==> inputs of v2 <==
Design rv32_core, start of the top module:
module rv32_core (
  input logic clk,
  input logic rst_n,
  output logic [31:0] imem_addr,
  input logic [31:0] imem_rdata,
  output logic dmem_valid,
  output logic dmem_we,
  output logic [31:0] dmem_addr,
  output logic [31:0] dmem_wdata,
  output logic [3:0] dmem_wstrb,
  input logic dmem_ready,
  input logic [31:0] dmem_rdata,
  output logic mmio_we,
  output logic [31:0] mmio_addr,
  output logic [31:0] mmio_wdata,
  input logic [31:0] mmio_rdata
);
  logic [31:0] pc_q, pc_d;
  logic [31:0] if_pc4;
  logic [31:0] if_instr;
  logic ifid_valid_q, ifid_valid_d;
  logic [31:0] ifid_pc_q, ifid_pc_d;
  logic [31:0] ifid_instr_q, ifid_instr_d;
  rv32_pkg::idex_t idex_q;
  rv32_pkg::idex_t idex_d;
  rv32_pkg::exmem_t exmem_q;
  rv32_pkg::exmem_t exmem_d;
  rv32_pkg::memwb_t memwb_q;
  rv32_pkg::memwb_t memwb_d;
  logic [4:0] rs1, rs2, rd;
  logic [31:0] rs1_val, rs2_val;
  logic dec_regwrite, dec_memread, dec_memwrite;
  logic [1:0] dec_mem_size;
  logic dec_mem_sign;
  rv32_pkg::wb_sel_e dec_wb_sel;
  rv32_pkg::alu_op_e dec_alu_op;
  logic dec_alu_src_imm;
  logic dec_is_branch, dec_is_jal, dec_is_jalr;
  logic [2:0] dec_br_funct3;
  logic [31:0] dec_imm;
  logic stall_if, stall_id;
  logic flush_ifid, flush_idex;
  logic [1:0] fwd_a_sel, fwd_b_sel;  
  logic [31:0] ex_op_a, ex_op_b, ex_op_b_raw;
  logic [31:0] alu_y;
  logic took_branch;
  logic [31:0] br_target;
  logic [31:0] pc_next_seq;
  logic [31:0] wb_data;
  assign imem_addr = pc_q;
  assign if_instr = imem_rdata;
  assign if_pc4 = pc_q + 32'd4;
  assign pc_next_seq = if_pc4;
  assign rs1 = ifid_instr_q[19:15];
  assign rs2 = ifid_instr_q[24:20];
  assign rd = ifid_instr_q[11:7];
  logic [31:0] rf_rdata1, rf_rdata2;
  rv32_regfile u_rf (
    .clk(clk), .rst_n(rst_n),
    .raddr1(rs1), .raddr2(rs2),
    .rdata1(rf_rdata1), .rdata2(rf_rdata2),
    .we(memwb_q.regwrite && memwb_q.valid && !stall_mem),
    .waddr(memwb_q.rd),
    .wdata(wb_data)
  );
  assign rs1_val = (memwb_q.regwrite && memwb_q.valid && (memwb_q.rd != 5'd0) && (memwb_q.rd == rs1)) ? wb_data : rf_rdata1;
  ...
Settings: LEC_CHECK=0, CAP_MARGIN=20, CORE_MARGIN=2, CORE_UTILIZATION=40, PLACE_DENSITY=0.6, SLEW_MARGIN=20; clock period 7.63 ns.
run.sh (not shown) runs the stock make flow with config.mk's settings and CLKGATE_MAP_FILE=.
==> v12: changes against v2 <==
Settings changed: CORE_UTILIZATION 40 to 72, CTS_CLUSTER_DIAMETER from default to 91, CTS_CLUSTER_SIZE from default to 33, PLACE_DENSITY 0.6 to 0.42, SETUP_SLACK_MARGIN from default to -0.19, SLEW_MARGIN 20 to 35, TNS_END_PERCENT from default to 100.
==> flow/constraint.sdc (replaced) <==
create_clock -name core_clock -period 4.32 [get_ports {clk}]
set_input_delay 0.8640 -clock core_clock [delete_from_list [all_inputs] [get_ports {clk}]]
set_output_delay 0.8640 -clock core_clock [all_outputs]
set_load 0.01 [all_outputs]
==> v16: changes against v2 <==
Settings changed: CELL_PAD_IN_SITES_GLOBAL_PLACEMENT from default to 3, CORE_ASPECT_RATIO from default to 0.86, CORE_UTILIZATION 40 to 24, CTS_CLUSTER_DIAMETER from default to 112, GPL_ROUTABILITY_DRIVEN from default to 1, HOLD_SLACK_MARGIN from default to 0.08, MIN_ROUTING_LAYER from default to met1, PLACE_DENSITY 0.6 to 0.88, SETUP_SLACK_MARGIN from default to 2.25, SLEW_MARGIN 20 to 35, TNS_END_PERCENT from default to 85.
==> flow/constraint.sdc (replaced) <==
create_clock -name core_clock -period 8.66 [get_ports {clk}]
set_input_delay 1.7320 -clock core_clock [delete_from_list [all_inputs] [get_ports {clk}]]
set_output_delay 1.7320 -clock core_clock [all_outputs]
set_load 0.01 [all_outputs]
==> comparison table <==
                                                              v16                     v12          v2
Status                                   timing/DRC/antenna clean  stopped before the end  timing/DRC/antenna clean
Last stage reached                                              -    clock tree synthesis           -
Power of the combinational group                          2.36 mW                       -     2.59 mW
Global routing usage summed across all routing layers       19.7%                       -       31.0%
Clock Sink Count                                             1516                       -        1516
TritonCTS clock tree                                        built                       -       built
Critical path launch point type                              flop                       -        flop
Met3 usage                                                  4.70%                       -       5.27%
Total chip power                                          17.6 mW                       -     19.6 mW
Total clock network power                                 7.20 mW                       -     7.95 mW
Worst Hold Slack                                         0.453 ns                       -    0.449 ns
Worst min-delay path category                             reg2reg                       -     reg2reg
Worst setup path category                                 reg2reg                       -     reg2reg
Number of global-route vias before repair                   62.8k                       -       62.4k
Count of final max-slew check failures                          0                       -           0
Met1 layer usage reported by global route                   27.4%                       -       40.2%
Clock share of power                                        41.0%                       -       40.5%
Clock Tree Root                                         clkbuf_16                       -   clkbuf_16

---

==> run E: inputs <==
Starting RTL as in the previous note.
Settings: LEC_CHECK=0, CAP_MARGIN=20, CORE_MARGIN=2, CORE_UTILIZATION=40, PLACE_DENSITY=0.6, SETUP_SLACK_MARGIN=0.98, SLEW_MARGIN=20; clock period 7.63 ns.
==> run B: changes against run E <==
Settings changed: CORE_UTILIZATION 40 to 65, CTS_CLUSTER_SIZE from default to 40, MAX_ROUTING_LAYER from default to met4, PLACE_DENSITY 0.6 to default, SETUP_SLACK_MARGIN 0.98 to 0.06.
==> flow/constraint.sdc (replaced) <==
create_clock -name core_clock -period 4.97 [get_ports {clk}]
set_input_delay 0.9940 -clock core_clock [delete_from_list [all_inputs] [get_ports {clk}]]
set_output_delay 0.9940 -clock core_clock [all_outputs]
set_load 0.01 [all_outputs]
==> run Y: changes against run E <==
Settings changed: CELL_PAD_IN_SITES_GLOBAL_PLACEMENT from default to 1, CORE_ASPECT_RATIO from default to 1.51, CORE_UTILIZATION 40 to 24, CTS_CLUSTER_DIAMETER from default to 100, GPL_ROUTABILITY_DRIVEN from default to 1, PLACE_DENSITY 0.6 to 0.88, SETUP_SLACK_MARGIN 0.98 to default, SLEW_MARGIN 20 to 35, TNS_END_PERCENT from default to 85.
==> flow/constraint.sdc (replaced) <==
create_clock -name core_clock -period 8.66 [get_ports {clk}]
set_input_delay 1.7320 -clock core_clock [delete_from_list [all_inputs] [get_ports {clk}]]
set_output_delay 1.7320 -clock core_clock [all_outputs]
set_load 0.01 [all_outputs]
==> summary of the runs <==
- Against run E, the critical path depth of run Y is higher by 1.
- Of run Y and run E, run Y has the higher via count (gap about 2.7%, measured against run E).
- Between run Y and run E, the lower clock power is in run Y (gap 16%, measured against run E).
- Run Y produced a clean layout. Run E finished with timing, DRC and antenna clean. Run B failed in global routing.
- Between run Y and run E, the lower non-clock buffer count is in run Y (gap 13).
- Of run E and run Y, run Y has the higher register-to-register slack (gap 0.03 ns).
- Of run E and run Y, run Y has the higher setup slack (gap 0.025 ns).
- Against run Y, the routed wire length of run E is lower by 14%.
- In run Y the cell count is larger than in run E, by about 17%.
- In run E the clock skew is lower than in run Y, by 0.039 ns.
==> figures <==
Run status: run B did not finish; run E timing/DRC/antenna clean; run Y timing/DRC/antenna clean
Failing step: run B global routing; run E -; run Y -
Clock distribution area overhead in the final layout: run B -; run E 5.54%; run Y 4.87%
CTS tree: run B -; run E built; run Y built
Share of the final layout cell area in sequential cells: run B -; run E 42.4%; run Y 41.6%
Final worst-path setup slack: run B -; run E 1.05 ns; run Y 1.07 ns
Worst-margin pin slew: run B -; run E 1.24 ns; run Y 1.11 ns
Clock transition time at the flip-flop clock pins of the worst setup and hold paths: run B -; run E 0.06 ns; run Y 0.07 ns
Static power due to leakage: run B -; run E 34.5 nW; run Y 34.1 nW
CP peak stage delay: run B -; run E 0.57 ns; run Y 0.79 ns
Antenna Nets Post-Route: run B -; run E 0; run Y 0
Total setup violations reported at the end of the flow: run B -; run E 0; run Y 0
Count of maximum capacitance violations: run B -; run E 0; run Y 0
Worst hold slack: run B -; run E 0.449 ns; run Y 0.449 ns
Fillers: run B -; run E 19000; run Y 35000
Arrival time of data at the critical path endpoint: run B -; run E 7.26 ns; run Y 8.31 ns
Effective utilization at floorplan: run B 65.6%; run E 40.1%; run Y 24.1%
Worst hold path cell count: run B -; run E 2; run Y 2
Final std cell area, no fill: run B -; run E 95200 sq um; run Y 96900 sq um
HP Start: run B -; run E memwb_q[52]; run Y memwb_q[67]

---

==> inputs of run K <==
Starting RTL as in the previous note.
make LEC_CHECK=0 ABC_AREA=1 CAP_MARGIN=0 CORE_ASPECT_RATIO=1.41 CORE_MARGIN=2 CORE_UTILIZATION=72 CTS_CLUSTER_DIAMETER=95 CTS_CLUSTER_SIZE=10 PLACE_DENSITY_LB_ADDON=0.0 SETUP_SLACK_MARGIN=0.59 SLEW_MARGIN=20 finish   # period 2.02 ns
==> run X: changes against run K <==
- ABC_AREA: 1 -> not set
- CAP_MARGIN: 0 -> 20
- CORE_ASPECT_RATIO: 1.41 -> not set
- CTS_CLUSTER_DIAMETER: 95 -> 375
- CTS_CLUSTER_SIZE: 10 -> 33
- SETUP_SLACK_MARGIN: 0.59 -> 1.15
==> flow/constraint.sdc (replaced) <==
create_clock -name core_clock -period 4.32 [get_ports {clk}]
set_input_delay 0.8640 -clock core_clock [delete_from_list [all_inputs] [get_ports {clk}]]
set_output_delay 0.8640 -clock core_clock [all_outputs]
set_load 0.01 [all_outputs]
==> results <==
Run X failed in 4_1_cts. Run K failed in 5_1_grt, error GRT-0116.
Between run X and run K, the lower synthesized area is in run X (gap 3.6%, measured against run K).
Against run K, the die area of run X is smaller by about 3.6%.
Of run X and run K, run K has the higher synthesized cell count (gap 36%, measured against run K).
==> figures <==
item	run X	run K
Status	did not finish	did not finish
Failing step	4_1_cts	5_1_grt
Floorplan core area	0.116 mm²	0.120 mm²
Final weighted congestion of routability-driven global placement	1.18	1.29
Die area	0.119 mm²	0.124 mm²
Worst setup slack after placement	-1280 ps	-2530 ps
Post-synthesis simple-gate area fraction	9.24%	20.8%
Cell Rows	125	151
Mapped Avg Cell Area	11.9 µm²	7.98 µm²
Ys cells	7022	10900
YS chip area	0.0839 mm²	0.0870 mm²
Number of distinct standard cells referenced by the synthesized netlist	108	67

---

==> job 584 <==
Starting RTL as in the previous note.
Settings: LEC_CHECK=0, CAP_MARGIN=20, CORE_MARGIN=2, CORE_UTILIZATION=17, PLACE_DENSITY=0.6, SLEW_MARGIN=20; clock period 12.0 ns.
==> inputs of job 2019, as changes to job 584 <==
ABC_AREA = 1   (was unset)
CELL_PAD_IN_SITES_DETAIL_PLACEMENT = 2   (was unset)
CELL_PAD_IN_SITES_GLOBAL_PLACEMENT = 3   (was unset)
CORE_MARGIN = 7   (was 2)
CORE_UTILIZATION = 40   (was 17)
GPL_TIMING_DRIVEN = 0   (was unset)
HOLD_SLACK_MARGIN = 0.16   (was unset)
MAX_ROUTING_LAYER = met4   (was unset)
SLEW_MARGIN = 35   (was 20)
==> flow/constraint.sdc (replaced) <==
create_clock -name core_clock -period 8.0 [get_ports {clk}]
set_input_delay 1.6000 -clock core_clock [delete_from_list [all_inputs] [get_ports {clk}]]
set_output_delay 1.6000 -clock core_clock [all_outputs]
set_load 0.01 [all_outputs]
==> inputs of job 5718, as changes to job 584 <==
ABC_AREA = 1   (was unset)
CAP_MARGIN = 40   (was 20)
CORE_UTILIZATION = 72   (was 17)
CTS_CLUSTER_DIAMETER = 95   (was unset)
CTS_CLUSTER_SIZE = 10   (was unset)
HOLD_SLACK_MARGIN = 0.28   (was unset)
PLACE_DENSITY = unset   (was 0.6)
PLACE_DENSITY_LB_ADDON = 0.0   (was unset)
SETUP_SLACK_MARGIN = 0.59   (was unset)
==> flow/constraint.sdc (replaced) <==
create_clock -name core_clock -period 2.02 [get_ports {clk}]
set_input_delay 0.4040 -clock core_clock [delete_from_list [all_inputs] [get_ports {clk}]]
set_output_delay 0.4040 -clock core_clock [all_outputs]
set_load 0.01 [all_outputs]
==> results.txt <==
post_cts resized: 490
# port buffers: 265
area reported by Yosys stat: 87000 um2
met3 usage: 90.0%
Failed at: 5_1_grt
AO/OA Area Share: 21.4%
gpl congestion: 1.30
Post-Synthesis Net Count: 11200
Placeable Area: 120000 um2
outcome: aborted with a tool error
First Err: [ERROR GRT-0116] Global routing finished with congestion. Check the congestion regions in the DRC Viewer.
global routing met2 resource utilization: 108%
XOR/XNOR Area Share: 1.06%
row cnt: 127
GRT Resource Usage Total: 97.8%
Post-CTS Hold Buffers: 17
Synth Seq Share: 46.3%
The numbers above come from job 5718.

==> results.txt <==
Placeable Area: 491000 um2
XOR/XNOR Area Share: 1.59%
area reported by Yosys stat: 83900 um2
# port buffers: 265
gpl congestion: 0.991
Synth Seq Share: 48.0%
Post-Synthesis Net Count: 7317
row cnt: 257
Post-CTS Hold Buffers: 0
outcome: finished clean
AO/OA Area Share: 13.4%
global routing met2 resource utilization: 22.6%
met3 usage: 3.01%
post_cts resized: 0
The numbers above come from job 584.

==> results.txt <==
outcome: aborted with a tool error
Failed at: 5_1_grt
First Err: [ERROR GRT-0116] Global routing finished with congestion. Check the congestion regions in the DRC Viewer.
Post-CTS Hold Buffers: 0
# port buffers: 264
gpl congestion: 1.24
row cnt: 171
Synth Seq Share: 46.3%
GRT Resource Usage Total: 70.8%
XOR/XNOR Area Share: 1.06%
global routing met2 resource utilization: 85.6%
area reported by Yosys stat: 87000 um2
AO/OA Area Share: 21.4%
met3 usage: 56.5%
Post-Synthesis Net Count: 11200
The numbers above come from job 2019.


---

==> job 3601 <==
Starting RTL as in the previous note.
Settings: LEC_CHECK=0, CAP_MARGIN=20, CORE_MARGIN=2, CORE_UTILIZATION=55, CTS_CLUSTER_SIZE=37, SETUP_SLACK_MARGIN=1.16, SLEW_MARGIN=20, TNS_END_PERCENT=5; clock period 4.24 ns.
==> job 6329 (differences from job 3601) <==
==> flow/config.mk (replaced) <==
export PLATFORM = sky130hd
export DESIGN_NAME = rv32_core
export DESIGN_NICKNAME = rv32_core
export VERILOG_FILES = /design/flow/design.v
export SDC_FILE = /design/flow/constraint.sdc
export NUM_CORES = 4
export LEC_CHECK = 0
export ABC_AREA = 1
export CAP_MARGIN = 20
export CORE_MARGIN = 2
export CORE_UTILIZATION = 72
export PLACE_DENSITY = 0.6
export SLEW_MARGIN = 20
==> flow/constraint.sdc (replaced) <==
create_clock -name core_clock -period 2.02 [get_ports {clk}]
set_input_delay 0.4040 -clock core_clock [delete_from_list [all_inputs] [get_ports {clk}]]
set_output_delay 0.4040 -clock core_clock [all_outputs]
set_load 0.01 [all_outputs]
==> job 5150 (differences from job 3601) <==
--- a/flow/config.mk
+++ b/flow/config.mk
@@ -7,8 +7,7 @@
 export LEC_CHECK = 0
 export CAP_MARGIN = 20
 export CORE_MARGIN = 2
-export CORE_UTILIZATION = 55
-export CTS_CLUSTER_SIZE = 37
-export SETUP_SLACK_MARGIN = 1.16
+export CORE_UTILIZATION = 58
+export CTS_CLUSTER_SIZE = 40
+export SETUP_SLACK_MARGIN = -0.16
 export SLEW_MARGIN = 20
-export TNS_END_PERCENT = 5
==> flow/constraint.sdc (replaced) <==
create_clock -name core_clock -period 4.97 [get_ports {clk}]
set_input_delay 0.9940 -clock core_clock [delete_from_list [all_inputs] [get_ports {clk}]]
set_output_delay 0.9940 -clock core_clock [all_outputs]
set_load 0.01 [all_outputs]
==> run notes <==
Flow results are below.

- The flow ran to the end, but the layout failed its checks.
- The checks that failed were negative setup slack.
- The number of nets still failing antenna checks after routing is 0, for reference.
- The height of the die is 384.2 um, for reference.
- The net count after synthesis is 7,317.
- Once routing completed, OpenROAD measured the worst setup slack at -0.3875 ns.
- There are 1,516 flip-flops and latches.
- Looking at the VDD voltage map, the peak drop is 0.5952 mV.
- The number of failing setup endpoints in the final timing report is 50, for reference.
That was job 5150.
==> run notes <==
Flow results are below.

- The flow ran to the end, but the layout failed its checks.
- The run did not pass the layout checks because of negative setup slack.
- The height of the die is 394.5 um, for reference.
- The final report lists the setup-violating endpoint count as between 60 and 70.
- The least setup slack across all paths after layout is -1.015 ns, for reference.
- VDD sags by at most approximately 0.42 mV.
That was job 3601.
==> run notes <==
Flow results are below.

- The flow did not finish.
- The failing step is global routing (5_1_grt), for reference.
- The first error in the log reads "[ERROR GRT-0116] Global routing finished with congestion. Check the congestion regions in the DRC Viewer".
- The number of setup buffers added after CTS is around 60.
- For this run, the register share of the synthesized area comes to 46.31%.
- At floorplan, the net count of the design was reported as 11,190.
- The H-tree depth is 4, for reference.
- In this run the vertical extent of the chip is 351.6 um.
- The post-synth count of flops with an enable pin is 992.
- The number of buffers added by the clock tree synthesis step is 153, for reference.
That was job 6329.
Power figures rest on the tool's default switching activity, not on a simulated workload.
